==> inputs of 06-26 <==
==> flow/design.v <==
module pe (
    input clk, en,
    input      [7:0] a, b,
    output reg [15:0] out
);
    always @(posedge clk) begin
        if (en) begin
            out <= a*b;
        end else begin  
            out <= 0;
        end
    end
endmodule
module cu_engine (
    input  clk, nrst,
    input  [71:0] filter, 
    input  [23:0] data_in,
    input  [ 8:0] pe_en_ctrl,
    output [15:0] pe_out
);
    reg [23:0] dff [0:1];
    wire [143:0] psum;
    pe pe00 (.clk(clk), .en(pe_en_ctrl[0]), .a(data_in[ 7: 0]), .b(filter[ 7: 0]), .out(psum[15: 0]));
    pe pe10 (.clk(clk), .en(pe_en_ctrl[1]), .a(data_in[15: 8]), .b(filter[15: 8]), .out(psum[31:16]));
    pe pe20 (.clk(clk), .en(pe_en_ctrl[2]), .a(data_in[23:16]), .b(filter[23:16]), .out(psum[47:32]));
    pe pe01 (.clk(clk), .en(pe_en_ctrl[3]), .a(dff[0][ 7: 0]), .b(filter[31:24]), .out(psum[63:48]));
    pe pe11 (.clk(clk), .en(pe_en_ctrl[4]), .a(dff[0][15: 8]), .b(filter[39:32]), .out(psum[79:64]));
    pe pe21 (.clk(clk), .en(pe_en_ctrl[5]), .a(dff[0][23:16]), .b(filter[47:40]), .out(psum[95:80]));
    pe pe02 (.clk(clk), .en(pe_en_ctrl[6]), .a(dff[1][ 7: 0]), .b(filter[55:48]), .out(psum[111: 96]));
    pe pe12 (.clk(clk), .en(pe_en_ctrl[7]), .a(dff[1][15: 8]), .b(filter[63:56]), .out(psum[127:112]));
    pe pe22 (.clk(clk), .en(pe_en_ctrl[8]), .a(dff[1][23:16]), .b(filter[71:64]), .out(psum[143:128]));
    always @(posedge clk) begin
        if (!nrst) begin
            dff[0] <= 0;
            dff[1] <= 0;
        end else begin
            dff[0] <= data_in;
            dff[1] <= dff[0]; 
        end
    end
    assign pe_out = psum[15:0] + psum[31:16] + psum[47:32] + psum[63:48] + psum[79:64] + psum[95:80] + psum[111:96] + psum[127:112] + psum[143:128];
endmodule
==> flow/run.sh <==
#!/bin/bash
# the make line also repeats each setting of config.mk as NAME=value (left out here)
make -C /OpenROAD-flow-scripts/flow DESIGN_CONFIG=/design/flow/config.mk WORK_HOME=/design/flow/orfs CLKGATE_MAP_FILE= finish
==> flow/config.mk <==
export PLATFORM = sky130hd
export DESIGN_NAME = cu_engine
export DESIGN_NICKNAME = cu_engine
export VERILOG_FILES = /design/flow/design.v
export SDC_FILE = /design/flow/constraint.sdc
export NUM_CORES = 4
export LEC_CHECK = 0
export CAP_MARGIN = 15
export CORE_MARGIN = 2
export CORE_UTILIZATION = 68
export CTS_CLUSTER_DIAMETER = 29
export CTS_CLUSTER_SIZE = 35
export MAX_ROUTING_LAYER = met4
export SETUP_SLACK_MARGIN = 1.0
export SLEW_MARGIN = 20
==> flow/constraint.sdc <==
create_clock -name core_clock -period 3.99 [get_ports {clk}]
set_input_delay 0.7980 -clock core_clock [delete_from_list [all_inputs] [get_ports {clk}]]
set_output_delay 0.7980 -clock core_clock [all_outputs]
set_load 0.01 [all_outputs]
==> inputs of 04-24, as changes to 06-26 <==
==> flow/config.mk (replaced) <==
export PLATFORM = sky130hd
export DESIGN_NAME = cu_engine
export DESIGN_NICKNAME = cu_engine
export VERILOG_FILES = /design/flow/design.v
export SDC_FILE = /design/flow/constraint.sdc
export NUM_CORES = 4
export LEC_CHECK = 0
export CAP_MARGIN = 20
export CORE_MARGIN = 2
export CORE_UTILIZATION = 40
export SLEW_MARGIN = 20
==> flow/constraint.sdc (replaced) <==
create_clock -name core_clock -period 6.2 [get_ports {clk}]
set_input_delay 1.2400 -clock core_clock [delete_from_list [all_inputs] [get_ports {clk}]]
set_output_delay 1.2400 -clock core_clock [all_outputs]
set_load 0.01 [all_outputs]
==> results <==
	06-26	04-24
Die Ht	203 um	263 um
Post-DP HPWL	58.3 mm	53.1 mm
Run status	stopped before the end	timing/DRC/antenna clean
Failing step	global routing	-
Placed Cells	3917	3850
Total die size	41000 um^2	69100 um^2
Cell area after placement	32900 um^2	29200 um^2
Post-CTS Repair Setup Buffers	60	0
FP Util	0.691	0.406
Worst slack at placement	-1410 ps	-53.1 ps
Area of the core	38800 um^2	66100 um^2
Number of standard-cell rows in the floorplan	72	94
Final weighted congestion in routability-driven placement	0.926	0.904
Floorplan die width	203 um	263 um
Count of instances resized after the clock tree is built	839	14

==> trial 87 <==
RTL: the design.v shown in full above, as it stands there.
export LEC_CHECK = 0
export ABC_AREA = 1
export CAP_MARGIN = 20
export CORE_MARGIN = 2
export CORE_UTILIZATION = 72
export PLACE_DENSITY = 0.36
export SETUP_SLACK_MARGIN = 1.22
export SLEW_MARGIN = 20
export TNS_END_PERCENT = 5
create_clock -name core_clock -period 4.39 [get_ports {clk}]
run.sh (not shown) runs the stock make flow with config.mk's settings and CLKGATE_MAP_FILE=.
==> trial 37: changes against trial 87 <==
ABC_AREA = not set   (was 1)
CTS_CLUSTER_SIZE = 50   (was not set)
MAX_ROUTING_LAYER = met4   (was not set)
PLACE_DENSITY = 0.67   (was 0.36)
SETUP_SLACK_MARGIN = 0.61   (was 1.22)
TNS_END_PERCENT = not set   (was 5)
==> flow/constraint.sdc (replaced) <==
create_clock -name core_clock -period 3.49 [get_ports {clk}]
set_input_delay 0.6980 -clock core_clock [delete_from_list [all_inputs] [get_ports {clk}]]
set_output_delay 0.6980 -clock core_clock [all_outputs]
set_load 0.01 [all_outputs]
==> trial 27: changes against trial 87 <==
ABC_AREA = not set   (was 1)
CORE_UTILIZATION = 66   (was 72)
PLACE_DENSITY = not set   (was 0.36)
SETUP_SLACK_MARGIN = not set   (was 1.22)
TNS_END_PERCENT = not set   (was 5)
==> flow/constraint.sdc (replaced) <==
create_clock -name core_clock -period 5.08 [get_ports {clk}]
set_input_delay 1.0160 -clock core_clock [delete_from_list [all_inputs] [get_ports {clk}]]
set_output_delay 1.0160 -clock core_clock [all_outputs]
set_load 0.01 [all_outputs]
==> notes <==
Trial 37 stopped in global routing. Trial 27 finished but fails on negative setup slack. Trial 87 finished but failed the layout checks on negative setup slack.
Of trial 87 and trial 27, trial 87 has the higher via count (gap 31%, measured against trial 27).
Against trial 27, the routed wire length of trial 87 is larger by 45%.
In sequential cell count, trial 27 and trial 87 do not differ.
Against trial 27, the sequential power of trial 87 is larger by about 17%.
Against trial 87, the synthesized area of trial 27 is lower by 5.9%.
In trial 87 the final cell count is larger than in trial 27, by about 24%.
Of trial 27 and trial 87, trial 27 has the higher register-to-register slack (gap 670 ps).
Clock power: trial 87 is higher than trial 27 (about 22%).
Power is estimated from default activity; no workload was simulated.
